[flow/run.sh]
#!/bin/bash
# the make line also repeats each setting of config.mk as NAME=value (left out here)
make -C /OpenROAD-flow-scripts/flow DESIGN_CONFIG=/design/flow/config.mk WORK_HOME=/design/flow/orfs CLKGATE_MAP_FILE= finish
[flow/config.mk]
export PLATFORM = sky130hd
export DESIGN_NAME = vga
export DESIGN_NICKNAME = vga
export VERILOG_FILES = /design/flow/design.v
export SDC_FILE = /design/flow/constraint.sdc
export NUM_CORES = 4
export LEC_CHECK = 0
export ABC_AREA = 1
export CAP_MARGIN = 20
export CORE_MARGIN = 2
export CORE_UTILIZATION = 72
export CTS_CLUSTER_SIZE = 10
export HOLD_SLACK_MARGIN = 0.27
export PLACE_DENSITY_LB_ADDON = 0.09
export SETUP_SLACK_MARGIN = 0.42
export SLEW_MARGIN = 20
export TNS_END_PERCENT = 5
[flow/constraint.sdc]
create_clock -name core_clock -period 7.05 [get_ports {clk}]
set_input_delay 1.4100 -clock core_clock [delete_from_list [all_inputs] [get_ports {clk}]]
set_output_delay 1.4100 -clock core_clock [all_outputs]
set_load 0.01 [all_outputs]
[flow/design.v]
`timescale 1ns / 1ps
module clock(clk, reset, freq, clk_en);
	input clk;
	input reset;
	input [31:0] freq;
	output clk_en;
	reg clk_temp;
	reg [26:0] counter;
	wire [26:0]	cycles;
	assign clk_en = clk_temp;
	assign cycles = (100000000 / freq) - 1;
	always @ (posedge clk) begin
		if (reset) begin
			counter <= 0;
			clk_temp <= 0;
		end
		else begin
		counter <= counter + 1;
		if (counter == cycles) begin
			clk_temp <= 1;
			counter <= 0;
		end
		else
			clk_temp <= 0;
		end
	end
endmodule
`timescale 1ns / 1ps
module hvsync_generator(clk, reset, en, vga_h_sync, vga_v_sync, inDisplayArea, CounterX, CounterY);
input clk;
input reset;
input en;
output vga_h_sync, vga_v_sync;
output reg inDisplayArea;
output [9:0] CounterX;
output [9:0] CounterY;
reg [9:0] CountX;
reg [9:0] CountY;
assign CounterX = PixelX;
assign CounterY = PixelY;
reg [9:0] PixelX;
reg [9:0] PixelY;
parameter CountXmaxed = 799;  
parameter CountYmaxed = 524;  
parameter hpulse = 96; 	 
parameter vpulse = 2; 	 
parameter hbp = 144; 	 
parameter hfp = 784; 	 
parameter vbp = 35; 		 
parameter vfp = 515; 	 
always @(posedge clk)
	if (reset) begin
		CountX <= 0;
		CountY <= 0;
	end
	else if (en)
	if(CountX < CountXmaxed)
		CountX <= CountX + 1;
	else 	
	begin
		CountX <= 0;
		if (CountY < CountYmaxed)
			CountY <= CountY + 1;
		else
			CountY <= 0;
	end
assign vga_h_sync = (CountX < hpulse) ? 0:1;
assign vga_v_sync = (CountY < vpulse) ? 0:1;
always @(posedge clk)
	if (reset) begin
		inDisplayArea <= 0;
		PixelX <= 0;
		PixelY <= 0;
	end
	else if (en)
	if(CountX >= hbp && CountX < hfp && CountY >= vbp && CountY < vfp) begin
		inDisplayArea <= 1;
		PixelX <= CountX - hbp;
		PixelY <= CountY - vbp;
	end
	else begin
		inDisplayArea <= 0;
		PixelX <= 0;
		PixelY <= 0;
	end
endmodule
`timescale 1ns / 1ps
module pieces(encoding, PixelX, PixelY, display);
	input [41:0] encoding;
	input [9:0] PixelX;
	input [9:0] PixelY;
	output display;
	reg [5:0] coordinate;
	always @* begin
		coordinate <= ((PixelX-145) / 50) + 7 * ((PixelY-90) / 50);
	end
	assign display = encoding[coordinate];
endmodule
`timescale 1ns / 1ps
module finish(encoding, pos, done);
	input [41:0] encoding;
	input [5:0] pos;
	output reg done;
	always @* begin
		if (encoding[pos+1] && encoding[pos+2] && encoding[pos+3] && (pos%7 < 4))
			done <= 1;
		else if (encoding[pos-1] && encoding[pos+1] && encoding[pos+2] && (pos%7 < 5) && (pos%7 > 0))
			done <= 1;
		else if (encoding[pos-2] && encoding[pos-1] && encoding[pos+1] && (pos%7 < 6) && (pos%7 > 1))
			done <= 1;
		else if (encoding[pos-3] && encoding[pos-2] && encoding[pos-1] && (pos%7 > 2))
			done <= 1;
		else if (encoding[pos+7] && encoding[pos+14] && encoding[pos+21] && (pos < 21))
			done <= 1;
		else if (encoding[pos+8] && encoding[pos+16] && encoding[pos+24] && (pos%7 < 4) && (pos < 21))
			done <= 1;
		else if (encoding[pos-8] && encoding[pos+8] && encoding[pos+16] && (pos%7 < 5) && (pos%7 > 0) && (pos < 28) && (pos > 6))
			done <= 1;
		else if (encoding[pos-16] && encoding[pos-8] && encoding[pos+8] && (pos%7 < 6) && (pos%7 > 1) && (pos < 35) && (pos > 13))
			done <= 1;
		else if (encoding[pos-24] && encoding[pos-16] && encoding[pos-8] && (pos%7 > 2) && (pos > 20))
			done <= 1;
		else if (encoding[pos+6] && encoding[pos+12] && encoding[pos+18] && (pos%7 > 2) && (pos < 21))
			done <= 1;
		else if (encoding[pos-6] && encoding[pos+6] && encoding[pos+12] && (pos%7 > 1) && (pos%7 < 6) && (pos < 28) && (pos > 6))
			done <= 1;
		else if (encoding[pos-12] && encoding[pos-6] && encoding[pos+6] && (pos%7 > 0) && (pos%7 < 5) && (pos < 35) && (pos > 13))
			done <= 1;
		else if (encoding[pos-18] && encoding[pos-12] && encoding[pos-6] && (pos%7 < 4) && (pos > 20))
			done <= 1;
		else 
			done <= 0;
	end
endmodule
`timescale 1ns / 1ps
module vga(clk, rst, reset, btnL, btnR, btnD, vga_h_sync, vga_v_sync, vga_R, vga_G, vga_B);
	input clk, rst, reset, btnL, btnR, btnD;
	output vga_h_sync, vga_v_sync;
	output [2:0] vga_R;
	output [2:0] vga_G;
	output [1:0] vga_B;
	wire inDisplayArea;
	wire [9:0] PixelX;
	wire [9:0] PixelY;
	wire clk_px;
	wire rDisplay, yDisplay, rFinish, yFinish;
	clock clkpx (.clk(clk), .reset(rst), .freq(25000000), .clk_en(clk_px));
	hvsync_generator syncgen(.clk(clk), .reset(rst), .en(clk_px), .vga_h_sync(vga_h_sync), .vga_v_sync(vga_v_sync), 
	.inDisplayArea(inDisplayArea), .CounterX(PixelX), .CounterY(PixelY));
	reg [41:0] red;
	reg [41:0] ylw;
	reg [3:0] col;
	reg [2:0] columnA;
	reg [2:0] columnB;
	reg [2:0] columnC;
	reg [2:0] columnD;
	reg [2:0] columnE;
	reg [2:0] columnF;
	reg [2:0] columnG;
	reg player;
	reg [5:0] coordinate;
	reg [5:0] prev_coordinate;
	reg [2:0] height;
	reg winner;
	reg rw;
	reg yw;
	pieces redpieces (.encoding(red_q), .PixelX(PixelX), .PixelY(PixelY), .display(rDisplay));
	pieces ylwpieces (.encoding(ylw_q), .PixelX(PixelX), .PixelY(PixelY), .display(yDisplay));
	finish rwins (.encoding(red_q), .pos(coordinate_q), .done(rFinish));
	finish ywins (.encoding(ylw_q), .pos(coordinate_q), .done(yFinish));
	reg [2:0] vga_R;
	reg [2:0] vga_G;
	reg [1:0] vga_B;
	always @(posedge clk) begin
		if (rst) begin
			vga_R = 3'b000;
			vga_G = 3'b000;
			vga_B = 2'b00;
		end
		else if(inDisplayArea) begin
			if (PixelX > 145 && PixelX < 495 && PixelY > 40 && PixelY < 90 &&
				(PixelX - 145 > col_q * 50) && (PixelX - 145 < (col_q+1) * 50)) begin
				if (player_q) begin
					vga_R = 3'b111;
					vga_G = 3'b000;
					vga_B = 2'b00;
				end
				else begin
					vga_R = 3'b111;
					vga_G = 3'b111;
					vga_B = 2'b00;
				end
			end
			else if (PixelX >= 145 && PixelX <= 495 && PixelY >= 90 && PixelY <= 390) begin
				if ((PixelX-45) % 50 == 0 || (PixelY-40) %50 == 0) begin
					vga_R = 3'b000;
					vga_G = 3'b000;
					vga_B = 2'b00;
				end
				else if (rDisplay) begin
					vga_R = 3'b111;
					vga_G = 3'b000;
					vga_B = 2'b00;
				end
				else if (yDisplay) begin
					vga_R = 3'b111;
					vga_G = 3'b111;
					vga_B = 2'b00;
				end
				else begin
					vga_R = 3'b000;
					vga_G = 3'b111;
					vga_B = 2'b11;
				end
			end
			else begin
				if (PixelX > 545 && PixelX < 595 && PixelY > 340 && PixelY < 390)
					if (rw_q) begin
						vga_R = 3'b111;
						vga_G = 3'b000;
						vga_B = 2'b00;
					end
					else if (yw_q) begin
						vga_R = 3'b111;
						vga_G = 3'b111;
						vga_B = 2'b00;
					end
					else begin
						vga_R = 3'b000;
						vga_G = 3'b111;
						vga_B = 2'b00;
					end
				else begin
					vga_R = 3'b111;
					vga_G = 3'b111;
					vga_B = 2'b11;
				end
			end
		end
		else begin
			vga_R = 3'b000;
			vga_G = 3'b000;
			vga_B = 2'b00;
		end
	end
	localparam DIV_BITS = 6;
	wire [DIV_BITS:0] clk_dv_inc;
	reg [DIV_BITS-1:0]  clk_dv;
   reg         clk_en;
   reg         clk_en_d;
   assign clk_dv_inc = clk_dv + 1;
   always @ (posedge clk) begin
		if (rst) begin
			clk_dv   <= 0;
			clk_en   <= 0;
			clk_en_d <= 0;
		end
		else begin
			clk_dv   <= clk_dv_inc[DIV_BITS-1:0];
			clk_en   <= clk_dv_inc[DIV_BITS];
			clk_en_d <= clk_en;
		end
	end
	reg [3:0]   step_reset;
	reg [3:0]	step_left;
	reg [3:0]	step_right;
	reg [3:0]	step_down;
   always @ (posedge clk)
		if (rst)
		begin
			step_reset <= 4'b0;
			step_left  <= 4'b0;
			step_right <= 4'b0;
			step_down  <= 4'b0;
		end
		else if (clk_en)
		begin
			step_reset[3:0]  <= {reset, step_reset[3:1]};
			step_left[3:0]  <= {btnL, step_left[3:1]};
			step_right[3:0]  <= {btnR, step_right[3:1]};
			step_down[3:0]  <= {btnD, step_down[3:1]};
		end
	reg [41:0] red_q;
	reg [41:0] ylw_q;
	reg [3:0] col_q;
	reg player_q;
	reg [5:0] coordinate_q;
	reg rw_q;
	reg yw_q;
	always @ (posedge clk) begin
		red = red_q;
		ylw = ylw_q;
		col = col_q;
		player = player_q;
		coordinate = coordinate_q;
		rw = rw_q;
		yw = yw_q;
		if (rst) begin
			red = 42'b0000111_0000000_0000000_0000000_0000000_0000000;
			ylw = 42'b0000000_0000111_0000000_0000000_0000000_0000000;
			col = 3;
			columnA = 2;
			columnB = 2;
			columnC = 2;
			columnD = 0;
			columnE = 0;
			columnF = 0;
			columnG = 0;
			player = 1;
			winner = 0;
			coordinate = 0;
			rw = 0;
			yw = 0;
		end
		else if(~step_reset[0] & step_reset[1] & step_reset[2] & clk_en_d) begin
			red = 42'b0;
			ylw = 42'b0;
			col = 3;
			columnA = 0;
			columnB = 0;
			columnC = 0;
			columnD = 0;
			columnE = 0;
			columnF = 0;
			columnG = 0;
			player = 1;
			winner = 0;
			coordinate = 0;
			rw = 0;
			yw = 0;
		end
		else if(~step_left[0] & step_left[1] & step_left[2] & clk_en_d) begin
			if (col == 0)
				col = 0;
			else
				col = col - 1;
		end
		else if(~step_right[0] & step_right[1] & step_right[2] & clk_en_d) begin
			if (col == 6)
				col = 6;
			else
				col = col + 1;
		end
		else if(~step_down[0] & step_down[1] & step_down[2] & clk_en_d) begin
			case (col)
				0 : height = columnA;
				1 : height = columnB;
				2 : height = columnC;
				3 : height = columnD;
				4 : height = columnE;
				5 : height = columnF;
				6 : height = columnG;
				default : height = 0;
			endcase
			if (height == 6)
				;
			else begin
				coordinate = col + 7*(5-height);
				if (player) begin
					red[coordinate] = 1;
				end
				else begin
					ylw[coordinate] = 1;
				end
				player = ~player;
				case (col)
					0 : columnA = height + 1;
					1 : columnB = height + 1;
					2 : columnC = height + 1;
					3 : columnD = height + 1;
					4 : columnE = height + 1;
					5 : columnF = height + 1;
					6 : columnG = height + 1;
					default : ;
				endcase
			end
			if (~winner) 
				if(rFinish && player) begin
					rw = 1;
					winner =1;
				end
				else if (yFinish && ~player) begin
					yw = 1;
					winner =1;
				end
		end
		red_q <= red;
		ylw_q <= ylw;
		col_q <= col;
		player_q <= player;
		coordinate_q <= coordinate;
		rw_q <= rw;
		yw_q <= yw;
	end
endmodule
==> flow_summary.json, run 1 <==
{
  "maxSlewViolCount": 0,
  "so_faults": "negative setup slack",
  "ys_cells": 3731,
  "crit_fanout": 7,
  "drt_first_pass_iters": 12,
  "cts-root-buf": "clkbuf_16",
  "cts.sinks": 215,
  "slowest_delay_ns": 0.51,
  "hold_viol": 0,
  "p_sw_share_pct": 21.8,
  "nNetsFinal": 3853,
  "crit_slowest_cell": "fa_1",
  "top_cells_by_count": "886 x nand2_1, 442 x inv_1, 342 x o21ai_0",
  "reg2reg_depth": 50,
  "top_area_share_pct": 19.2,
  "setup_viol": 3,
  "hp-start": "clk_dv[0]$_SDFF_PP0_",
  "wl_per_cell_um": 19.5,
  "reg2reg_from": "syncgen.PixelY[1]$_SDFFE_PP0P_",
  "grt_overflow": 0,
  "n_fill_cell": 2239,
  "cts_buffer_depth": 3,
  "edf_count": 0,
  "numSynthFlops": 215,
  "synth-async-reset-ratio_pct": 0,
  "synthTopLogicFamily": "simple AND/OR/NAND/NOR gates",
  "synth_seq_share_pct": 19.2,
  "whs_ns": 0.444,
  "synthAoiAreaFrac_pct": 22.2,
  "grt_pass1_wl_mm": 122,
  "whs_endpoint": "clk_dv[0]$_SDFF_PP0_",
  "netlist_instances": 3731,
  "status": "finished with violations",
  "vias": 26839,
  "synth_area_um2": 22500,
  "synthesis.nets": 3884,
  "tritoncts": "yes",
  "irDropWorstVdd_mv": 0.183,
  "syn_to_final_growth_pct": 8.35,
  "cp_num_buf_inv": 9,
  "p_seq_share_pct": 48.5,
  "htreeDepth": 1,
  "ys_chip_area_um2": 22500,
  "crit_cells": 50,
  "hold_depth": 1,
  "placement.io_buffers": 15,
  "ctsHoldBuffers": 0,
  "synth_cell_type_count": 77,
  "ff_type": "dfxtp_1",
  "postRouteAntennaNets": 0,
  "cap_violations": 0,
  "ys_sh_simple_pct": 35.0,
  "hp-class": "register to register",
  "warnings": 85,
  "yosysMostFrequentCell": "nand2_1",
  "viasPerCell": 6.54,
  "dieWidth_um": 181,
  "cp.arrival_ns": 8.32,
  "cpMostUsedCell": "nand2_2",
  "drcViolationCount": 0,
  "fmax_mhz": 128,
  "grt_use_total_pct": 45.1,
  "pwr-share-clk_pct": 49.7,
  "dp_slack_ns": -0.449,
  "chip_area_um2": 32600,
  "clkLatencyLatePin_ns": 0.55,
  "endpoint_kind": "register",
  "cts_made_buffers": 26,
  "power.density_nw_per_um2": 104,
  "crit_family": "simple AND/OR/NAND/NOR gates",
  "first_global_vias": 24224,
  "rows": 64,
  "yosysWarnings": 5,
  "endpoint": "vga_G[1]$_SDFF_PP0_",
  "core_area_um2": 30700,
  "cp-startpoint": "syncgen.PixelY[1]$_SDFFE_PP0P_",
  "setup_ws_ns": -0.790,
  "power_clock_uw": 1250,
  "min_period_ns": 7.84,
  "clk_pin_slew_ns": 0.06,
  "synth_area_per_cell_um2": 6.02,
  "topCellsByArea": "dfxtp_1 19%, nand2_1 15%, o21ai_0 7.6%",
  "p_comb_uw": 43.5,
  "critPathKind": "register to register",
  "reg2reg_slack_ns": -0.79,
  "p_seq_uw": 1220,
  "synth.area.mux_share_pct": 0.267,
  "grt_max_degree": 105,
  "crit_required_ns": 7.54,
  "yosys.area_share.adder_pct": 8.59,
  "r2r_end": "vga_G[1]$_SDFF_PP0_",
  "largest_area_cell": "dfxtp_1",
  "hpwl_mm": 56.4,
  "fp_util_pct": 73.2,
  "fin_crit_sh_pct": 111,
  "die_h_um": 181,
  "start_kind": "register",
  "p_leak_uw": 0.0111,
  "power_frac_comb_pct": 1.7,
  "slew_headroom_pct": 23.0,
  "skew_ns": 0.00899,
  "grt_antenna_before_repair": 5,
  "wl_mm": 80.1,
  "routabilityCongestion": 1.13,
  "worst_pin_slew_ns": 1.14,
  "p_int_uw": 1970,
  "top_power_group": "clock",
  "xor_share_pct": 3.88,
  "grt_setup_unrepaired": "true",
  "drt_iter0_markers": 4023,
  "io-pin-count": 16,
  "p_sw_uw": 548
}
[what timing repair did]
| item | CTS | global route |
|---|---|---|
| gates resized | 29 | 95 |
| setup buffers | 15 | 17 |
| pin swaps | 18 | 42 |
| setup endpoints to repair | 3 | 3 |
[metrics by stage]
step / instances / total power [µW] / util [%] / cell area, µm² / TNS [ns]
after floorplan: 3731 / 1280 / - / 22500 / 0
after global placement: 4036 / 1290 / 74.3 / 22800 / -0.144
after detailed placement: 4036 / 1290 / 74.3 / 22800 / -1.11
after CTS: 4085 / 2510 / 77.6 / 23800 / 0
after global routing: 4102 / 2560 / 79.3 / 24300 / -2.89
final: 4105 / 2520 / 79.3 / 24300 / -2.09
[area by class of cell]
cell class	count	area (µm²)	area share, %
inverter	483	1830	7.53
tap	396	495	2.04
multi-input combinational	2886	16200	66.6
sequential	215	4320	17.8
clock inverter	4	81.3	0.334
timing repair buffer	88	713	2.93
antenna	3	7.51	0.0309
clock buffer	30	676	2.78
[routing by layer]
metal	routed length (µm)	track usage, %
met1	28500	54.1
met2	34400	72.8
met3	9900	9.52
met4	7310	29.9
met5	55	0
==> inputs of run 2 (changes only) <==
- CTS_CLUSTER_DIAMETER: unset -> 94
- CTS_CLUSTER_SIZE: 10 -> 37
- HOLD_SLACK_MARGIN: 0.27 -> unset
- PLACE_DENSITY: unset -> 0.36
- PLACE_DENSITY_LB_ADDON: 0.09 -> unset
- SETUP_SLACK_MARGIN: 0.42 -> unset
- TNS_END_PERCENT: 5 -> unset
- clock period: 7.05 -> 4.46 ns (I/O delays scaled with it)
==> flow_summary.json, run 2 <==
{
  "synth_seq_share_pct": 19.2,
  "synth-async-reset-ratio_pct": 0,
  "hpwl_mm": 60.0,
  "dieWidth_um": 181,
  "yosys.area_share.adder_pct": 8.59,
  "netlist_instances": 3731,
  "error_line": "[ERROR GRT-0232] Routing congestion too high. Check the congestion heatmap in the GUI.",
  "topCellsByArea": "dfxtp_1 19%, nand2_1 15%, o21ai_0 7.6%",
  "failing_step": "global routing",
  "grt_overflow": 463,
  "io-pin-count": 16,
  "synth.area.mux_share_pct": 0.267,
  "status": "did not finish",
  "ff_type": "dfxtp_1",
  "largest_area_cell": "dfxtp_1",
  "top_area_share_pct": 19.2,
  "numSynthFlops": 215,
  "cts-root-buf": "clkbuf_16",
  "synth_area_um2": 22500,
  "placement.io_buffers": 15,
  "synth_cell_type_count": 77,
  "yosysWarnings": 5,
  "yosysMostFrequentCell": "nand2_1",
  "chip_area_um2": 32600,
  "fp_util_pct": 73.2,
  "rows": 64,
  "ctsHoldBuffers": 0,
  "die_h_um": 181,
  "synthTopLogicFamily": "simple AND/OR/NAND/NOR gates",
  "ys_cells": 3731,
  "placed_cells": 4347,
  "routabilityCongestion": 1.19,
  "ys_chip_area_um2": 22500,
  "synth_area_per_cell_um2": 6.02,
  "htreeDepth": 1,
  "edf_count": 0,
  "synthAoiAreaFrac_pct": 22.2,
  "core_area_um2": 30700,
  "xor_share_pct": 3.88,
  "cts.sinks": 215,
  "cts_buffer_depth": 3,
  "ys_sh_simple_pct": 35.0,
  "cts_made_buffers": 11,
  "top_cells_by_count": "886 x nand2_1, 442 x inv_1, 342 x o21ai_0",
  "grt_use_total_pct": 85.4,
  "synthesis.nets": 3884
}
run 2: through the flow:
stage	power (µW)	cell area (µm²)	utilization, %	setup slack, ns
floorplan	2020	22900	-	-1.91
global placement	2040	25500	83.2	-1.95
detailed placement	2040	25500	83.2	-2.44
CTS	3230	27500	89.7	-2.18
run 2: per-layer routing:
layer,overflow,global-route usage [%]
met5,2,41.8
met3,24,73.7
met1,19,83.1
met2,246,99.3
met4,172,90.2
run 2: what timing repair did:
action / CTS
endpoints found under the setup margin: 90
gates cloned: 6
setup buffers: 49
pin swaps: 107
resized: 294
==> inputs of run 3 (changes only) <==
- ABC_AREA: 1 -> 0
- CELL_PAD_IN_SITES_GLOBAL_PLACEMENT: unset -> 2
- CORE_ASPECT_RATIO: unset -> 1.37
- CORE_UTILIZATION: 72 -> 29
- CTS_CLUSTER_DIAMETER: 94 -> 306
- CTS_CLUSTER_SIZE: 37 -> 17
- GPL_ROUTABILITY_DRIVEN: unset -> 0
- GPL_TIMING_DRIVEN: unset -> 0
- MAX_ROUTING_LAYER: unset -> met5
- MIN_ROUTING_LAYER: unset -> met2
- PLACE_DENSITY: 0.36 -> unset
- PLACE_DENSITY_LB_ADDON: unset -> 0.15
- SLEW_MARGIN: 20 -> 5
- TNS_END_PERCENT: unset -> 20
- clock period: 4.46 -> 12.4 ns (I/O delays scaled with it)
==> flow_summary.json, run 3 <==
{
  "cts_resized": 0,
  "dieWidth_um": 245,
  "grt_setup_unrepaired": "false",
  "critPathKind": "register to register",
  "power_frac_comb_pct": 2.2,
  "hp-class": "register to register",
  "p_int_uw": 944,
  "clk_pin_slew_ns": 0.09,
  "grt_use_total_pct": 34.6,
  "final.setup.tns_ns": 0,
  "tritoncts": "yes",
  "cap_violations": 0,
  "edf_count": 0,
  "n_fill_cell": 8399,
  "fin_crit_sh_pct": 83.4,
  "hpwl_mm": 75.3,
  "synthTopLogicFamily": "AND-OR/OR-AND gates",
  "synth_seq_share_pct": 18.6,
  "crit_slowest_cell": "a211oi_2",
  "p_comb_uw": 27.2,
  "ctsHoldBuffers": 0,
  "netlist_instances": 2813,
  "ys_chip_area_um2": 23100,
  "xor_share_pct": 5.92,
  "cts_buffer_depth": 3,
  "grt_pass1_wl_mm": 143,
  "synth_cell_type_count": 111,
  "fp_util_pct": 29.2,
  "io-pin-count": 16,
  "met2_usage_pct": 45.9,
  "crit_fanout": 10,
  "ys_sh_simple_pct": 19.9,
  "core_area_um2": 79200,
  "setup_ws_ns": 2.06,
  "hp-start": "clk_dv[0]$_SDFF_PP0_",
  "setup_viol": 0,
  "largest_area_cell": "dfxtp_1",
  "wl_mm": 96.8,
  "viasPerCell": 7.99,
  "endpoint": "vga_B[0]$_SDFF_PP0_",
  "skew_ns": 0.0220,
  "clkLatencyLatePin_ns": 0.54,
  "cts.sinks": 215,
  "top_power_group": "registers",
  "drt_first_pass_iters": 35,
  "grt-busiest-layer": "met2",
  "p_seq_uw": 694,
  "synthesis.nets": 2966,
  "crit_family": "AND-OR/OR-AND gates",
  "start_kind": "register",
  "top_cells_by_count": "344 x nor2_1, 237 x a21oi_1, 233 x nand2_1",
  "crit_required_ns": 12.81,
  "htreeDepth": 1,
  "die_h_um": 335,
  "synth_area_um2": 23100,
  "dp_slack_ns": 2.23,
  "worst_pin_slew_ns": 1.26,
  "cts_made_buffers": 16,
  "synth-async-reset-ratio_pct": 0,
  "cp-startpoint": "syncgen.PixelY[2]$_SDFFE_PP0P_",
  "placement.io_buffers": 14,
  "ff_type": "dfxtp_1",
  "reg2reg_slack_ns": 2.06,
  "slowest_delay_ns": 0.71,
  "wl_per_cell_um": 24.8,
  "p_seq_share_pct": 55.6,
  "synth.area.mux_share_pct": 21.0,
  "synth_area_per_cell_um2": 8.22,
  "postRouteAntennaNets": 0,
  "power.density_nw_per_um2": 49.7,
  "chip_area_um2": 82100,
  "min_period_ns": 10.34,
  "vias": 31224,
  "yosys.area_share.adder_pct": 8.56,
  "irDropWorstVdd_mv": 0.0710,
  "met3_usage_pct": 38.2,
  "endpoint_kind": "register",
  "r2r_end": "vga_B[0]$_SDFF_PP0_",
  "top_area_share_pct": 18.6,
  "met1_usage_pct": 0,
  "p_leak_uw": 0.00905,
  "first_global_vias": 33059,
  "pwr-share-clk_pct": 42.3,
  "fmax_mhz": 96.7,
  "status": "complete, no violations",
  "topCellsByArea": "dfxtp_1 19%, mux4_2 13%, ha_1 7.3%",
  "cts_setup_buffers": 0,
  "power_clock_uw": 528,
  "syn_to_final_growth_pct": 8.72,
  "hold_depth": 1,
  "synthAoiAreaFrac_pct": 21.2,
  "drt_iter0_markers": 7018,
  "numSynthFlops": 215,
  "hold_viol": 0,
  "crit_cells": 31,
  "cts-root-buf": "clkbuf_16",
  "grt_antenna_before_repair": 1,
  "yosysMostFrequentCell": "nor2_1",
  "cp.arrival_ns": 10.76,
  "rows": 121,
  "reg2reg_depth": 31,
  "ys_cells": 2813,
  "nNetsFinal": 3010,
  "grt_overflow": 0,
  "drcViolationCount": 0,
  "warnings": 79,
  "p_sw_share_pct": 24.4,
  "cp_num_buf_inv": 3,
  "p_sw_uw": 305,
  "grt_max_degree": 18,
  "reg2reg_from": "syncgen.PixelY[2]$_SDFFE_PP0P_",
  "maxSlewViolCount": 0,
  "yosysWarnings": 5,
  "whs_endpoint": "clk_dv[0]$_SDFF_PP0_",
  "slew_headroom_pct": 16.1
}
-- run 3: routing by layer --
metal | up-vias | share of wire, %
met2 | 9085 | 52
met4 | 12 | 13
li1 | 10388 | -
met5 | - | 0.34
met1 | 10603 | 0
met3 | 1136 | 35
-- run 3: per-stage QoR --
| stage | utilization, % | instances | hold WS, ns | area, µm² | power [µW] |
|---|---|---|---|---|---|
| 2_1_floorplan | - | 2813 | 0.402 | 23100 | 725 |
| 3_5_place_dp | 31.2 | 3883 | 0.428 | 24700 | 737 |
| 4_1_cts | 31.7 | 3901 | 0.448 | 25100 | 1260 |
| 3_3_place_gp | 31.0 | 3872 | 0.414 | 24600 | 737 |
| 5_1_grt | 31.7 | 3903 | 0.491 | 25100 | 1290 |
| 6_report | 31.8 | 3909 | 0.450 | 25100 | 1250 |
-- run 3: layout make-up --
class | count | area (µm²) | area share (%)
multi-input combinational | 2328 | 17800 | 70.6
sequential | 215 | 4300 | 17.1
tap | 1045 | 1310 | 5.20
buffer | 170 | 726 | 2.89
clock buffer | 17 | 425 | 1.69
inverter | 100 | 375 | 1.49
timing repair buffer | 26 | 229 | 0.911
antenna | 7 | 17.5 | 0.0697
clock inverter | 1 | 8.76 | 0.0348
==> inputs of run 4 (changes only) <==
- ABC_AREA: 0 -> unset
- CELL_PAD_IN_SITES_GLOBAL_PLACEMENT: 2 -> unset
- CORE_ASPECT_RATIO: 1.37 -> unset
- CORE_UTILIZATION: 29 -> 72
- CTS_CLUSTER_DIAMETER: 306 -> 94
- CTS_CLUSTER_SIZE: 17 -> 37
- GPL_ROUTABILITY_DRIVEN: 0 -> unset
- GPL_TIMING_DRIVEN: 0 -> unset
- MAX_ROUTING_LAYER: met5 -> unset
- MIN_ROUTING_LAYER: met2 -> unset
- PLACE_DENSITY_LB_ADDON: 0.15 -> 0.27
- SETUP_SLACK_MARGIN: unset -> -0.42
- SLEW_MARGIN: 5 -> 20
- TNS_END_PERCENT: 20 -> unset
- clock period: 12.4 -> 4.38 ns (I/O delays scaled with it)
==> flow_summary.json, run 4 <==
{
  "synth_cell_type_count": 111,
  "synth.area.mux_share_pct": 21.0,
  "edf_count": 0,
  "rows": 65,
  "fp_util_pct": 73.3,
  "chip_area_um2": 33600,
  "dieWidth_um": 183,
  "htreeDepth": 1,
  "grt_use_total_pct": 91.3,
  "grt_overflow": 768,
  "io-pin-count": 16,
  "ys_chip_area_um2": 23100,
  "largest_area_cell": "dfxtp_1",
  "placement.io_buffers": 15,
  "error_line": "[ERROR GRT-0232] Routing congestion too high. Check the congestion heatmap in the GUI.",
  "netlist_instances": 2813,
  "numSynthFlops": 215,
  "synthAoiAreaFrac_pct": 21.2,
  "xor_share_pct": 5.92,
  "yosysMostFrequentCell": "nor2_1",
  "synth_area_um2": 23100,
  "cts.sinks": 215,
  "failing_step": "global routing",
  "cts-root-buf": "clkbuf_16",
  "status": "did not finish",
  "synth-async-reset-ratio_pct": 0,
  "yosysWarnings": 5,
  "synth_area_per_cell_um2": 8.22,
  "synthTopLogicFamily": "AND-OR/OR-AND gates",
  "topCellsByArea": "dfxtp_1 19%, mux4_2 13%, ha_1 7.3%",
  "hpwl_mm": 62.4,
  "die_h_um": 183,
  "yosys.area_share.adder_pct": 8.56,
  "top_cells_by_count": "344 x nor2_1, 237 x a21oi_1, 233 x nand2_1",
  "routabilityCongestion": 1.01,
  "cts_buffer_depth": 3,
  "ys_cells": 2813,
  "top_area_share_pct": 18.6,
  "synth_seq_share_pct": 18.6,
  "core_area_um2": 31600,
  "ys_sh_simple_pct": 19.9,
  "cts_made_buffers": 11,
  "ff_type": "dfxtp_1",
  "synthesis.nets": 2966
}
==> run 4: through the flow <==
stage / cell area, µm² / setup WS [ns] / cells / hold WS, ns
4_1_cts: 28600 / -2.61 / 3610 / 0.467
3_3_place_gp: 27700 / -2.75 / 3566 / 0.414
3_5_place_dp: 27700 / -3.19 / 3567 / 0.446
2_1_floorplan: 23900 / -2.85 / 2813 / 0.402
==> run 4: what timing repair did <==
action	in CTS
hold buffers	0
setup buffers	51
setup endpoints to repair	90
gates resized	96
gates cloned	1
pin swaps	54
==> run 4: layer usage <==
layer	overflow	GRT usage, %
met1	58	88.9
met2	346	102
met3	84	81.7
met4	268	96.2
met5	12	65.2
==> inputs of run 5 (changes only) <==
- CELL_PAD_IN_SITES_GLOBAL_PLACEMENT: unset -> 2
- CORE_MARGIN: 2 -> 9
- CORE_UTILIZATION: 72 -> 43
- CTS_CLUSTER_DIAMETER: 94 -> unset
- CTS_CLUSTER_SIZE: 37 -> unset
- MAX_ROUTING_LAYER: unset -> met4
- PLACE_DENSITY_LB_ADDON: 0.27 -> unset
- SETUP_SLACK_MARGIN: -0.42 -> unset
- SLEW_MARGIN: 20 -> 30
- TNS_END_PERCENT: unset -> 45
- clock period: 4.38 -> 16.2 ns (I/O delays scaled with it)
==> flow_summary.json, run 5 <==
{
  "fmax_mhz": 107,
  "final_cells": 3419,
  "drcViolationCount": 0,
  "synth-async-reset-ratio_pct": 0,
  "core_area_um2": 52900,
  "cp_num_buf_inv": 1,
  "io-pin-count": 16,
  "top_cells_by_count": "344 x nor2_1, 237 x a21oi_1, 233 x nand2_1",
  "slowest_delay_ns": 0.69,
  "grt_use_total_pct": 24.2,
  "grt-busiest-layer": "met2",
  "ff_type": "dfxtp_1",
  "cts_buffer_depth": 3,
  "nNetsFinal": 2867,
  "reg2reg_from": "syncgen.PixelY[2]$_SDFFE_PP0P_",
  "hp-start": "clk_dv[0]$_SDFF_PP0_",
  "yosysMostFrequentCell": "nor2_1",
  "p_leak_uw": 0.00900,
  "synthesis.nets": 2966,
  "hpwl_mm": 57.8,
  "fp_util_pct": 43.7,
  "yosysWarnings": 5,
  "p_int_uw": 869,
  "r2r_end": "vga_B[0]$_SDFF_PP0_",
  "cts-root-buf": "clkbuf_16",
  "p_comb_uw": 15.9,
  "pwr-share-clk_pct": 50.3,
  "vias": 21492,
  "cts.sinks": 215,
  "power.density_nw_per_um2": 45.0,
  "drt_iter0_markers": 1999,
  "cap_violations": 0,
  "clk_pin_slew_ns": 0.06,
  "setup_viol": 0,
  "place_area_um2": 23700,
  "irDropWorstVdd_mv": 0.0704,
  "fin_crit_sh_pct": 57.9,
  "status": "complete, no violations",
  "power_frac_comb_pct": 1.4,
  "top_area_share_pct": 18.6,
  "numSynthFlops": 215,
  "slew_headroom_pct": 36.1,
  "synth.area.mux_share_pct": 21.0,
  "syn_to_final_growth_pct": 5.92,
  "synthAoiAreaFrac_pct": 21.2,
  "crit_required_ns": 16.66,
  "cts_setup_buffers": 0,
  "met3_usage_pct": 3.44,
  "power_uw": 1100,
  "cp-startpoint": "syncgen.PixelY[2]$_SDFFE_PP0P_",
  "crit_slowest_cell": "a211oi_2",
  "hp-class": "register to register",
  "yosys.area_share.adder_pct": 8.56,
  "edf_count": 0,
  "placement.io_buffers": 15,
  "ctsHoldBuffers": 0,
  "p_seq_share_pct": 48.2,
  "p_sw_uw": 233,
  "grt_overflow": 0,
  "synth_cell_type_count": 111,
  "ys_sh_simple_pct": 19.9,
  "synthTopLogicFamily": "AND-OR/OR-AND gates",
  "ys_chip_area_um2": 23100,
  "clkLatencyLatePin_ns": 0.54,
  "cp.arrival_ns": 9.84,
  "final_util_pct": 46.3,
  "met1_usage_pct": 34.2,
  "wl_per_cell_um": 22.3,
  "skew_ns": 0.0222,
  "grt_pass1_wl_mm": 120,
  "worst_pin_slew_ns": 0.946,
  "first_global_vias": 20202,
  "min_period_ns": 9.39,
  "grt_setup_unrepaired": "false",
  "met2_usage_pct": 36.5,
  "xor_share_pct": 5.92,
  "routabilityCongestion": 0.932,
  "power_clock_uw": 555,
  "grt_antenna_before_repair": 1,
  "chip_area_um2": 62500,
  "topCellsByArea": "dfxtp_1 19%, mux4_2 13%, ha_1 7.3%",
  "reg2reg_depth": 29,
  "placed_cells": 3376,
  "maxSlewViolCount": 0,
  "hold_viol": 0,
  "crit_cells": 29,
  "wl_mm": 76.2,
  "ys_cells": 2813,
  "postRouteAntennaNets": 0,
  "synth_seq_share_pct": 18.6,
  "crit_fanout": 15,
  "cts_made_buffers": 24,
  "drt_first_pass_iters": 6,
  "whs_endpoint": "clk_dv[0]$_SDFF_PP0_",
  "start_kind": "register",
  "cts_resized": 0,
  "die_h_um": 250,
  "grt_max_degree": 84,
  "largest_area_cell": "dfxtp_1",
  "synth_area_um2": 23100,
  "synth_area_per_cell_um2": 8.22,
  "hold_depth": 1,
  "tritoncts": "yes",
  "dieWidth_um": 250,
  "final_area_um2": 24500,
  "p_seq_uw": 532,
  "rows": 84,
  "p_sw_share_pct": 21.2,
  "reg2reg_slack_ns": 6.81,
  "critPathKind": "register to register",
  "final.setup.tns_ns": 0,
  "htreeDepth": 1,
  "warnings": 81,
  "endpoint": "vga_B[0]$_SDFF_PP0_",
  "crit_family": "AND-OR/OR-AND gates",
  "viasPerCell": 6.29,
  "endpoint_kind": "register",
  "top_power_group": "clock",
  "netlist_instances": 2813
}
-- run 5: area by class of cell --
type,count,area [µm²]
clock buffers,35,713
diodes,2,5.00
multi-input cells,2328,17800
well taps,688,861
clock inverters,6,82.6
fillers,5265,28400
repair buffers,45,370
flip-flops and latches,215,4320
inverters,100,375
-- run 5: through the flow --
stage	hold slack, ns	setup slack (ns)
floorplan	0.402	7.98
global placement	0.414	6.85
detailed placement	0.424	6.61
CTS	0.438	6.55
global route	0.470	5.92
finish	0.433	6.81
-- run 5: per-layer routing --
metal | vias up | share of wire (%)
met2 | 768 | 44
met5 | - | 0
met4 | 0 | 1.7
met3 | 76 | 7.5
li1 | 10201 | -
met1 | 10447 | 47
==> inputs of run 6 (changes only) <==
- CELL_PAD_IN_SITES_GLOBAL_PLACEMENT: 2 -> unset
- CORE_MARGIN: 9 -> 2
- CORE_UTILIZATION: 43 -> 72
- CTS_CLUSTER_DIAMETER: unset -> 94
- CTS_CLUSTER_SIZE: unset -> 37
- MAX_ROUTING_LAYER: met4 -> unset
- PLACE_DENSITY: unset -> 0.37
- SETUP_SLACK_MARGIN: unset -> 1.38
- SLEW_MARGIN: 30 -> 20
- TNS_END_PERCENT: 45 -> unset
- clock period: 16.2 -> 5.22 ns (I/O delays scaled with it)
==> flow_summary.json, run 6 <==
{
  "status": "did not finish",
  "failing_step": "global routing",
  "error_line": "[ERROR GRT-0232] Routing congestion too high. Check the congestion heatmap in the GUI.",
  "ys_chip_area_um2": 23100,
  "hpwl_mm": 55.7,
  "cts-root-buf": "clkbuf_16",
  "grt_overflow": 337,
  "yosysWarnings": 5,
  "largest_area_cell": "dfxtp_1",
  "yosysMostFrequentCell": "nor2_1",
  "synth_area_um2": 23100,
  "ff_type": "dfxtp_1",
  "edf_count": 0,
  "htreeDepth": 1,
  "synthesis.nets": 2966,
  "die_h_um": 183,
  "yosys.area_share.adder_pct": 8.56,
  "rows": 65,
  "synth_cell_type_count": 111,
  "ctsHoldBuffers": 0,
  "fp_util_pct": 73.3,
  "io-pin-count": 16,
  "core_area_um2": 31600,
  "numSynthFlops": 215,
  "synth.area.mux_share_pct": 21.0,
  "dieWidth_um": 183,
  "dp_slack_ns": -2.31,
  "top_cells_by_count": "344 x nor2_1, 237 x a21oi_1, 233 x nand2_1",
  "routabilityCongestion": 0.979,
  "xor_share_pct": 5.92,
  "ys_cells": 2813,
  "top_area_share_pct": 18.6,
  "ys_sh_simple_pct": 19.9,
  "synthTopLogicFamily": "AND-OR/OR-AND gates",
  "chip_area_um2": 33600,
  "topCellsByArea": "dfxtp_1 19%, mux4_2 13%, ha_1 7.3%",
  "synth_area_per_cell_um2": 8.22,
  "synth-async-reset-ratio_pct": 0,
  "synth_seq_share_pct": 18.6,
  "cts_made_buffers": 12,
  "placement.io_buffers": 15,
  "cts_buffer_depth": 3,
  "cts.sinks": 215,
  "netlist_instances": 2813,
  "grt_use_total_pct": 85.4,
  "synthAoiAreaFrac_pct": 21.2
}
==> run 6: metrics by stage <==
stage / util, % / std cells / area, µm²
3_3_place_gp: 81.3 / 3302 / 25600
2_1_floorplan: - / 2813 / 24000
4_1_cts: 87.8 / 3400 / 27700
3_5_place_dp: 81.3 / 3302 / 25600
==> run 6: timing repair <==
item,in CTS
cloned,6
pin swaps,77
hold endpoints to repair,0
setup buffers,72
gates resized,191
setup endpoints to repair,93
==> run 6: routing by layer <==
layer  overflow  track usage, %
met4        132            87.6
met2        137            97.6
met1         18            84.3
met3         34            73.9
met5         16            54.5
==> inputs of run 7 (changes only) <==
- ABC_AREA: unset -> 1
- CORE_UTILIZATION: 72 -> 64
- CTS_CLUSTER_DIAMETER: 94 -> unset
- CTS_CLUSTER_SIZE: 37 -> unset
- PLACE_DENSITY: 0.37 -> unset
- SETUP_SLACK_MARGIN: 1.38 -> unset
- clock period: 5.22 -> 7.37 ns (I/O delays scaled with it)
==> flow_summary.json, run 7 <==
{
  "placed_cells": 4091,
  "hp-start": "clkpx.counter[0]$_SDFF_PP0_",
  "cp-startpoint": "syncgen.PixelY[2]$_SDFFE_PP0P_",
  "skew_ns": 0.0189,
  "whs_ns": 0.452,
  "whs_endpoint": "clkpx.counter[0]$_SDFF_PP0_",
  "synth-async-reset-ratio_pct": 0,
  "min_period_ns": 7.09,
  "numSynthFlops": 215,
  "critPathKind": "register to register",
  "io-pin-count": 16,
  "edf_count": 0,
  "dieWidth_um": 191,
  "cts-root-buf": "clkbuf_16",
  "grt_pass1_wl_mm": 125,
  "grt_overflow": 0,
  "chip_area_um2": 36600,
  "grt_use_total_pct": 42.6,
  "ys_sh_simple_pct": 35.0,
  "power.density_nw_per_um2": 101,
  "n_fill_cell": 2984,
  "ys_cells": 3731,
  "power_uw": 2420,
  "endpoint_kind": "register",
  "hpwl_mm": 60.0,
  "core_area_um2": 34500,
  "drt_iter0_markers": 2884,
  "drcViolationCount": 0,
  "power_clock_uw": 1200,
  "setup_viol": 0,
  "worst_pin_slew_ns": 1.16,
  "ys_chip_area_um2": 22500,
  "power_frac_comb_pct": 1.8,
  "yosys.area_share.adder_pct": 8.59,
  "cts.sinks": 215,
  "largest_area_cell": "dfxtp_1",
  "hold_viol": 0,
  "cts_made_buffers": 25,
  "topCellsByArea": "dfxtp_1 19%, nand2_1 15%, o21ai_0 7.6%",
  "wl_per_cell_um": 19.2,
  "fmax_mhz": 141,
  "p_sw_uw": 551,
  "cp.arrival_ns": 7.57,
  "tritoncts": "yes",
  "yosysMostFrequentCell": "nand2_1",
  "routabilityCongestion": 1.03,
  "endpoint": "vga_R[1]$_SDFF_PP0_",
  "rows": 68,
  "vias": 25843,
  "synth_area_um2": 22500,
  "synth_cell_type_count": 77,
  "status": "complete, no violations",
  "crit_required_ns": 7.85,
  "postRouteAntennaNets": 0,
  "fp_util_pct": 65.0,
  "clkLatencyLatePin_ns": 0.56,
  "reg2reg_depth": 53,
  "grt_max_degree": 97,
  "final_cells": 4154,
  "reg2reg_slack_ns": 0.28,
  "cpMostUsedCell": "nand2_1",
  "p_seq_share_pct": 48.4,
  "synthAoiAreaFrac_pct": 22.2,
  "top_power_group": "clock",
  "start_kind": "register",
  "pwr-share-clk_pct": 49.8,
  "first_global_vias": 23890,
  "p_sw_share_pct": 22.8,
  "slew_headroom_pct": 22.0,
  "maxSlewViolCount": 0,
  "drt_first_pass_iters": 8,
  "crit_cells": 53,
  "crit_family": "simple AND/OR/NAND/NOR gates",
  "synth_area_per_cell_um2": 6.02,
  "hp-class": "register to register",
  "crit_slowest_cell": "fa_1",
  "grt_antenna_before_repair": 0,
  "netlist_instances": 3731,
  "placement.io_buffers": 15,
  "p_comb_uw": 42.6,
  "cap_violations": 0,
  "nNetsFinal": 3838,
  "wl_mm": 79.7,
  "cts_buffer_depth": 3,
  "slowest_delay_ns": 0.49,
  "p_leak_uw": 0.0109,
  "die_h_um": 191,
  "syn_to_final_growth_pct": 6.47,
  "reg2reg_from": "syncgen.PixelY[2]$_SDFFE_PP0P_",
  "r2r_end": "vga_R[1]$_SDFF_PP0_",
  "synth.area.mux_share_pct": 0.267,
  "yosysWarnings": 5,
  "cp_num_buf_inv": 10,
  "final.setup.tns_ns": 0,
  "ff_type": "dfxtp_1",
  "synth_seq_share_pct": 19.2,
  "top_cells_by_count": "886 x nand2_1, 442 x inv_1, 342 x o21ai_0",
  "p_int_uw": 1860,
  "diodes": 0,
  "final_util_pct": 69.2,
  "crit_fanout": 7,
  "synthTopLogicFamily": "simple AND/OR/NAND/NOR gates",
  "warnings": 81,
  "viasPerCell": 6.22,
  "xor_share_pct": 3.88,
  "p_seq_uw": 1170,
  "top_area_share_pct": 19.2,
  "synthesis.nets": 3884,
  "fin_crit_sh_pct": 96.2,
  "clk_pin_slew_ns": 0.06,
  "htreeDepth": 1,
  "hold_depth": 1,
  "irDropWorstVdd_mv": 0.182
}
==> run 7: per-stage QoR <==
stage / setup slack [ns] / cell area (µm²)
4_1_cts: 0.00595 / 23600
3_5_place_dp: -0.540 / 22800
6_report: 0.282 / 23900
2_1_floorplan: 0.409 / 22500
5_1_grt: -0.156 / 23900
3_3_place_gp: -0.201 / 22800
==> run 7: routing by layer <==
layer	GRT usage [%]	share of wire, %	vias to the layer above
li1	-	-	12245
met1	50.3	38	11732
met2	70.4	45	1477
met3	8.35	9.5	389
met4	27.4	7.5	0
met5	0	0	-
==> run 7: layout make-up <==
cell class	count	area (µm²)	area share (%)
inverters	483	1820	7.62
multi-input cells	2886	15800	66.3
flip-flops and latches	215	4310	18.0
repair buffers	74	597	2.50
well taps	455	569	2.38
clock buffers	35	693	2.90
clock inverters	6	70.1	0.293
==> run 7: timing repair <==
| item | 4_1_cts | 5_1_grt |
|---|---|---|
| setup endpoints to repair | 3 | 3 |
| resized | 3 | 37 |
| hold buffers | 0 | 0 |
| pin swaps | 1 | 19 |
| setup buffers | 1 | 21 |
| endpoints found under the hold margin | 0 | 0 |
==> inputs of run 8 (changes only) <==
- ABC_AREA: 1 -> unset
- CELL_PAD_IN_SITES_DETAIL_PLACEMENT: unset -> 1
- CELL_PAD_IN_SITES_GLOBAL_PLACEMENT: unset -> 2
- CORE_MARGIN: 2 -> 9
- CORE_UTILIZATION: 64 -> 43
- CTS_CLUSTER_DIAMETER: unset -> 319
- HOLD_SLACK_MARGIN: unset -> 0.23
- MAX_ROUTING_LAYER: unset -> met4
- SLEW_MARGIN: 20 -> 30
- TNS_END_PERCENT: unset -> 45
- clock period: 7.37 -> 16.2 ns (I/O delays scaled with it)
==> flow_summary.json, run 8 <==
{
  "synthAoiAreaFrac_pct": 21.2,
  "core_area_um2": 52900,
  "p_comb_uw": 16.0,
  "crit_required_ns": 16.67,
  "edf_count": 0,
  "cts_resized": 0,
  "synth_area_um2": 23100,
  "reg2reg_slack_ns": 6.72,
  "cts_setup_buffers": 0,
  "tritoncts": "yes",
  "top_power_group": "clock",
  "cp.arrival_ns": 9.94,
  "fp_util_pct": 43.7,
  "cts.sinks": 215,
  "yosysWarnings": 5,
  "hpwl_mm": 61.9,
  "final_cells": 3422,
  "nNetsFinal": 2869,
  "postRouteAntennaNets": 0,
  "crit_family": "AND-OR/OR-AND gates",
  "htreeDepth": 1,
  "die_h_um": 250,
  "ys_sh_simple_pct": 19.9,
  "p_sw_uw": 250,
  "dieWidth_um": 250,
  "ff_type": "dfxtp_1",
  "rows": 84,
  "cts_buffer_depth": 3,
  "n_fill_cell": 6299,
  "worst_pin_slew_ns": 0.908,
  "grt_pass1_wl_mm": 130,
  "power_frac_comb_pct": 1.4,
  "hp-class": "register to register",
  "synth_seq_share_pct": 18.6,
  "endpoint": "vga_B[0]$_SDFF_PP0_",
  "ctsHoldBuffers": 0,
  "drt_first_pass_iters": 5,
  "diodes": 0,
  "io-pin-count": 16,
  "whs_endpoint": "clk_dv[0]$_SDFF_PP0_",
  "synth_cell_type_count": 111,
  "ys_chip_area_um2": 23100,
  "synth_area_per_cell_um2": 8.22,
  "fin_crit_sh_pct": 58.5,
  "reg2reg_from": "syncgen.PixelY[2]$_SDFFE_PP0P_",
  "whs_ns": 0.435,
  "numSynthFlops": 215,
  "skew_ns": 0.0285,
  "endpoint_kind": "register",
  "synth-async-reset-ratio_pct": 0,
  "final_area_um2": 24600,
  "critPathKind": "register to register",
  "chip_area_um2": 62500,
  "syn_to_final_growth_pct": 6.43,
  "routabilityCongestion": 0.932,
  "synthTopLogicFamily": "AND-OR/OR-AND gates",
  "first_global_vias": 22092,
  "power_clock_uw": 613,
  "hold_depth": 1,
  "clk_pin_slew_ns": 0.06,
  "crit_fanout": 15,
  "cap_violations": 0,
  "slowest_delay_ns": 0.70,
  "placed_cells": 3376,
  "largest_area_cell": "dfxtp_1",
  "netlist_instances": 2813,
  "top_area_share_pct": 18.6,
  "reg2reg_depth": 29,
  "crit_cells": 29,
  "drt_iter0_markers": 1915,
  "setup_viol": 0,
  "grt_overflow": 0,
  "crit_slowest_cell": "a211oi_2",
  "vias": 22029,
  "final.setup.tns_ns": 0,
  "p_seq_uw": 532,
  "wl_mm": 81.5,
  "power.density_nw_per_um2": 47.2,
  "topCellsByArea": "dfxtp_1 19%, mux4_2 13%, ha_1 7.3%",
  "p_leak_uw": 0.00905,
  "warnings": 81,
  "cp_num_buf_inv": 1,
  "hp-start": "clk_dv[0]$_SDFF_PP0_",
  "slew_headroom_pct": 39.5,
  "synth.area.mux_share_pct": 21.0,
  "clkLatencyLatePin_ns": 0.55,
  "viasPerCell": 6.44,
  "start_kind": "register",
  "comb_area_um2": 17800,
  "drcViolationCount": 0,
  "ys_cells": 2813,
  "p_seq_share_pct": 45.8,
  "grt_antenna_before_repair": 2,
  "wl_per_cell_um": 23.8,
  "regArea_um2": 4320,
  "hold_viol": 0,
  "status": "complete, no violations",
  "fmax_mhz": 106,
  "p_sw_share_pct": 21.6,
  "cp-startpoint": "syncgen.PixelY[2]$_SDFFE_PP0P_",
  "cts_made_buffers": 25,
  "maxSlewViolCount": 0,
  "r2r_end": "vga_B[0]$_SDFF_PP0_",
  "grt_use_total_pct": 26.0,
  "top_cells_by_count": "344 x nor2_1, 237 x a21oi_1, 233 x nand2_1",
  "p_int_uw": 911,
  "grt_max_degree": 84,
  "synthesis.nets": 2966,
  "cts-root-buf": "clkbuf_16",
  "min_period_ns": 9.48,
  "yosysMostFrequentCell": "nor2_1",
  "yosys.area_share.adder_pct": 8.56,
  "placement.io_buffers": 15,
  "irDropWorstVdd_mv": 0.0946,
  "place_area_um2": 23700,
  "grt_setup_unrepaired": "false",
  "xor_share_pct": 5.92,
  "pwr-share-clk_pct": 52.8
}
==> run 8: through the flow <==
step	power, µW	setup slack, ns	utilization [%]
floorplan	555	7.98	-
detailed placement	560	6.55	44.8
CTS	1170	6.49	46.5
finish	1160	6.72	46.6
global route	1200	6.05	46.6
global placement	559	6.85	44.7
==> run 8: metal layers <==
metal	wire length (µm)	GRT usage, %	up-vias
li1	-	-	10211
met1	37400	35.8	10999
met2	37200	40.8	729
met3	5490	3.23	90
met4	1370	5.03	0
met5	0	-	-
==> run 8: layout make-up <==
cell class	instances	share of cell area [%]
Clock buffer	33	2.91
Clock inverter	12	0.727
Inverter	100	1.52
Multi-Input combinational cell	2328	72.2
Sequential cell	215	17.5
Tap cell	688	3.50
Timing Repair Buffer	46	1.59
==> inputs of run 9 (changes only) <==
- CELL_PAD_IN_SITES_DETAIL_PLACEMENT: 1 -> unset
- CELL_PAD_IN_SITES_GLOBAL_PLACEMENT: 2 -> 0
- CORE_MARGIN: 9 -> 2
- CORE_UTILIZATION: 43 -> 70
- CTS_CLUSTER_DIAMETER: 319 -> 306
- CTS_CLUSTER_SIZE: unset -> 17
- GPL_TIMING_DRIVEN: unset -> 1
- HOLD_SLACK_MARGIN: 0.23 -> unset
- MAX_ROUTING_LAYER: met4 -> met5
- PLACE_DENSITY_LB_ADDON: unset -> 0.15
- SLEW_MARGIN: 30 -> 20
- TNS_END_PERCENT: 45 -> 80
- clock period: 16.2 -> 9.18 ns (I/O delays scaled with it)
==> flow_summary.json, run 9 <==
{
  "status": "complete, no violations",
  "cap_violations": 0,
  "p_seq_share_pct": 58.2,
  "whs_endpoint": "clk_dv[0]$_SDFF_PP0_",
  "warnings": 79,
  "die_h_um": 186,
  "crit_slowest_cell": "fa_1",
  "cp_num_buf_inv": 4,
  "irDropWorstVdd_mv": 0.174,
  "yosys.area_share.adder_pct": 8.56,
  "grt_max_degree": 88,
  "wl_per_cell_um": 22.4,
  "grt_pass1_wl_mm": 112,
  "ys_chip_area_um2": 23100,
  "cts_setup_buffers": 0,
  "p_int_uw": 1260,
  "ys_cells": 2813,
  "cts_made_buffers": 16,
  "synth_seq_share_pct": 18.6,
  "htreeDepth": 1,
  "setup_viol": 0,
  "slew_headroom_pct": 20.9,
  "endpoint": "vga_B[0]$_SDFF_PP0_",
  "cts-root-buf": "clkbuf_16",
  "grt_setup_unrepaired": "false",
  "top_area_share_pct": 18.6,
  "power_clock_uw": 646,
  "syn_to_final_growth_pct": 2.91,
  "core_area_um2": 32500,
  "power_frac_comb_pct": 1.7,
  "wl_mm": 70.4,
  "synth_area_um2": 23100,
  "synth.area.mux_share_pct": 21.0,
  "crit_family": "AND-OR/OR-AND gates",
  "hold_depth": 1,
  "r2r_end": "vga_B[0]$_SDFF_PP0_",
  "grt_antenna_before_repair": 1,
  "hpwl_mm": 51.7,
  "synthAoiAreaFrac_pct": 21.2,
  "critPathKind": "register to register",
  "skew_ns": 0.0174,
  "routabilityCongestion": 1.00,
  "p_sw_uw": 350,
  "edf_count": 0,
  "io-pin-count": 16,
  "crit_required_ns": 9.60,
  "largest_area_cell": "dfxtp_1",
  "fmax_mhz": 115,
  "worst_pin_slew_ns": 1.18,
  "fp_util_pct": 71.1,
  "endpoint_kind": "register",
  "hp-start": "clk_dv[0]$_SDFF_PP0_",
  "crit_fanout": 15,
  "final_area_um2": 23800,
  "top_power_group": "registers",
  "p_sw_share_pct": 21.7,
  "power.density_nw_per_um2": 67.7,
  "maxSlewViolCount": 0,
  "hp-class": "register to register",
  "cp.arrival_ns": 9.09,
  "drcViolationCount": 0,
  "start_kind": "register",
  "first_global_vias": 20981,
  "reg2reg_slack_ns": 0.51,
  "reg2reg_from": "syncgen.PixelY[2]$_SDFFE_PP0P_",
  "postRouteAntennaNets": 0,
  "place_area_um2": 23400,
  "p_seq_uw": 938,
  "synth_cell_type_count": 111,
  "p_leak_uw": 0.00881,
  "top_cells_by_count": "344 x nor2_1, 237 x a21oi_1, 233 x nand2_1",
  "topCellsByArea": "dfxtp_1 19%, mux4_2 13%, ha_1 7.3%",
  "p_comb_uw": 28.0,
  "synthTopLogicFamily": "AND-OR/OR-AND gates",
  "xor_share_pct": 5.92,
  "final.setup.tns_ns": 0,
  "tritoncts": "yes",
  "synth_area_per_cell_um2": 8.22,
  "hold_viol": 0,
  "rows": 66,
  "ff_type": "dfxtp_1",
  "drt_first_pass_iters": 8,
  "pwr-share-clk_pct": 40.1,
  "cts_buffer_depth": 3,
  "synthesis.nets": 2966,
  "nNetsFinal": 2859,
  "numSynthFlops": 215,
  "netlist_instances": 2813,
  "dieWidth_um": 186,
  "min_period_ns": 8.67,
  "drt_iter0_markers": 2816,
  "crit_cells": 32,
  "viasPerCell": 7.16,
  "cp-startpoint": "syncgen.PixelY[2]$_SDFFE_PP0P_",
  "placement.io_buffers": 15,
  "clk_pin_slew_ns": 0.08,
  "grt_overflow": 0,
  "synth-async-reset-ratio_pct": 0,
  "reg2reg_depth": 32,
  "slowest_delay_ns": 0.53,
  "yosysWarnings": 5,
  "clkLatencyLatePin_ns": 0.50,
  "ys_sh_simple_pct": 19.9,
  "cts.sinks": 215,
  "yosysMostFrequentCell": "nor2_1",
  "vias": 22547,
  "grt_use_total_pct": 40.5,
  "chip_area_um2": 34500,
  "fin_crit_sh_pct": 94.5
}
[run 9: cell type report]
cell class,count,area [µm²]
diodes,1,2.50
clock buffers,18,408
clock inverters,2,25.0
fillers,2565,8730
inverters,100,375
multi-input cells,2328,17800
flip-flops and latches,215,4310
well taps,442,553
repair buffers,45,370
[run 9: metal layers]
layer | part of all wire, % | vias up | global-route usage (%)
met5 | 0 | - | 0
met4 | 4.1 | 0 | 14.7
met3 | 12 | 277 | 9.88
met2 | 44 | 1468 | 62.3
met1 | 40 | 10648 | 55.3
li1 | - | 10154 | -
[run 9: repair_timing]
item                       4_1_cts  5_1_grt
resized                          0        1
hold buffers                     0        0
setup endpoints to repair        0        1
[run 9: stage by stage]
step	instances	setup slack, ns	hold WS, ns	total power (µW)	utilization (%)
floorplan	2813	0.960	0.402	979	-
global placement	3130	0.924	0.418	985	71.8
detailed placement	3130	0.611	0.454	987	71.8
CTS	3150	0.570	0.486	1620	73.1
global route	3150	0.0656	0.484	1650	73.1
finish	3151	0.507	0.480	1610	73.2
==> inputs of run 10 (changes only) <==
- ABC_AREA: unset -> 1
- CELL_PAD_IN_SITES_GLOBAL_PLACEMENT: 0 -> unset
- CORE_UTILIZATION: 70 -> 72
- CTS_CLUSTER_DIAMETER: 306 -> 56
- CTS_CLUSTER_SIZE: 17 -> 90
- GPL_TIMING_DRIVEN: 1 -> unset
- MAX_ROUTING_LAYER: met5 -> unset
- PLACE_DENSITY_LB_ADDON: 0.15 -> 0.24
- SETUP_SLACK_MARGIN: unset -> -0.24
- TNS_END_PERCENT: 80 -> 40
- clock period: 9.18 -> 6.61 ns (I/O delays scaled with it)
==> flow_summary.json, run 10 <==
{
  "status": "finished with violations",
  "so_faults": "negative setup slack",
  "ys_cells": 3731,
  "grt_setup_unrepaired": "true",
  "p_comb_uw": 45.7,
  "first_global_vias": 24380,
  "ff_type": "dfxtp_1",
  "reg2reg_depth": 44,
  "hold_depth": 2,
  "fin_crit_sh_pct": 104,
  "synth.area.mux_share_pct": 0.267,
  "wl_mm": 78.5,
  "io-pin-count": 16,
  "top_area_share_pct": 19.2,
  "reg2reg_slack_ns": -0.24,
  "r2r_end": "vga_B[0]$_SDFF_PP0_",
  "synth_seq_share_pct": 19.2,
  "syn_to_final_growth_pct": 7.61,
  "setup_ws_ns": -0.239,
  "cpMostUsedCell": "nand2_2",
  "cts_made_buffers": 21,
  "crit_slowest_cell": "fa_2",
  "p_sw_uw": 694,
  "endpoint": "vga_B[0]$_SDFF_PP0_",
  "vias": 26554,
  "die_h_um": 181,
  "nNetsFinal": 3854,
  "p_seq_uw": 1300,
  "ctsHoldBuffers": 0,
  "cap_violations": 0,
  "hp-class": "register to register",
  "irDropWorstVdd_mv": 0.227,
  "hp-start": "columnG[1]$_SDFFE_PP0P_",
  "ys_sh_simple_pct": 35.0,
  "routabilityCongestion": 1.10,
  "ys_chip_area_um2": 22500,
  "cts.sinks": 215,
  "yosysWarnings": 5,
  "hold_viol": 0,
  "largest_area_cell": "dfxtp_1",
  "endpoint_kind": "register",
  "placed_cells": 4058,
  "crit_cells": 44,
  "numSynthFlops": 215,
  "yosysMostFrequentCell": "nand2_1",
  "power_clock_uw": 1300,
  "skew_ns": 0.0371,
  "tritoncts": "yes",
  "place_area_um2": 23000,
  "slew_headroom_pct": 24.7,
  "grt_pass1_wl_mm": 122,
  "power_frac_comb_pct": 1.7,
  "slowest_delay_ns": 0.61,
  "htreeDepth": 1,
  "grt_use_total_pct": 45.2,
  "hpwl_mm": 57.6,
  "pwr-share-clk_pct": 49.1,
  "yosys.area_share.adder_pct": 8.59,
  "cp.arrival_ns": 7.30,
  "synth-async-reset-ratio_pct": 0,
  "cp-startpoint": "syncgen.PixelY[2]$_SDFFE_PP0P_",
  "synthesis.nets": 3884,
  "crit_fanout": 6,
  "maxSlewViolCount": 0,
  "p_int_uw": 1950,
  "synth_area_per_cell_um2": 6.02,
  "topCellsByArea": "dfxtp_1 19%, nand2_1 15%, o21ai_0 7.6%",
  "top_power_group": "registers",
  "warnings": 82,
  "clk_pin_slew_ns": 0.09,
  "power.density_nw_per_um2": 109,
  "reg2reg_from": "syncgen.PixelY[2]$_SDFFE_PP0P_",
  "cts-root-buf": "clkbuf_16",
  "worst_pin_slew_ns": 1.12,
  "final_cells": 4112,
  "cp_num_buf_inv": 7,
  "fp_util_pct": 73.2,
  "p_sw_share_pct": 26.2,
  "rows": 64,
  "grt_overflow": 0,
  "critPathKind": "register to register",
  "start_kind": "register",
  "setup_viol": 3,
  "p_leak_uw": 0.0111,
  "top_cells_by_count": "886 x nand2_1, 442 x inv_1, 342 x o21ai_0",
  "final_area_um2": 24200,
  "synth_cell_type_count": 77,
  "drcViolationCount": 0,
  "clkLatencyLatePin_ns": 0.55,
  "grt_max_degree": 102,
  "synthAoiAreaFrac_pct": 22.2,
  "diodes": 0,
  "min_period_ns": 6.85,
  "core_area_um2": 30700,
  "drt_iter0_markers": 4000,
  "synth_area_um2": 22500,
  "p_seq_share_pct": 49.2,
  "grt_antenna_before_repair": 0,
  "netlist_instances": 3731,
  "postRouteAntennaNets": 0,
  "xor_share_pct": 3.88,
  "edf_count": 0,
  "crit_family": "simple AND/OR/NAND/NOR gates",
  "cts_buffer_depth": 3,
  "fmax_mhz": 146,
  "wl_per_cell_um": 19.1,
  "chip_area_um2": 32600,
  "placement.io_buffers": 15,
  "whs_endpoint": "columnG[1]$_SDFFE_PP0P_",
  "viasPerCell": 6.46,
  "synthTopLogicFamily": "simple AND/OR/NAND/NOR gates",
  "crit_required_ns": 7.06,
  "dieWidth_um": 181,
  "drt_first_pass_iters": 15
}
==> run 10: final cells by class <==
cell class                 instances  area [µm²]
multi-input combinational       2886       16000
clock buffer                      22         529
timing repair buffer              94         795
inverter                         483        1820
fill                            2338        6500
clock inverter                    16         211
sequential                       215        4310
tap                              396         495
==> run 10: repair_timing <==
action | 4_1_cts | 5_1_grt
setup endpoints to repair | 3 | 3
gates resized | 5 | 72
setup buffers | 3 | 11
pin swaps | 4 | 20
gates cloned | 0 | 1
==> run 10: per-layer routing <==
metal / wire length (µm) / GRT usage (%)
met5: 0 / 0.593
met1: 27500 / 51.7
met2: 35400 / 75.2
met4: 6960 / 30.8
met3: 8610 / 10.1
==> run 10: metrics by stage <==
stage	hold slack, ns	setup slack (ns)	util [%]	TNS (ns)	power (µW)
finish	0.462	-0.239	78.8	-0.577	2650
global route	0.486	-0.625	78.8	-1.84	2690
CTS	0.462	-0.239	77.5	-0.638	2640
detailed placement	0.440	-0.457	75.0	-1.25	1370
global placement	0.427	-0.0382	75.0	-0.0650	1370
floorplan	0.402	-0.140	-	-0.263	1360
Power is estimated from default activity; no workload was simulated.
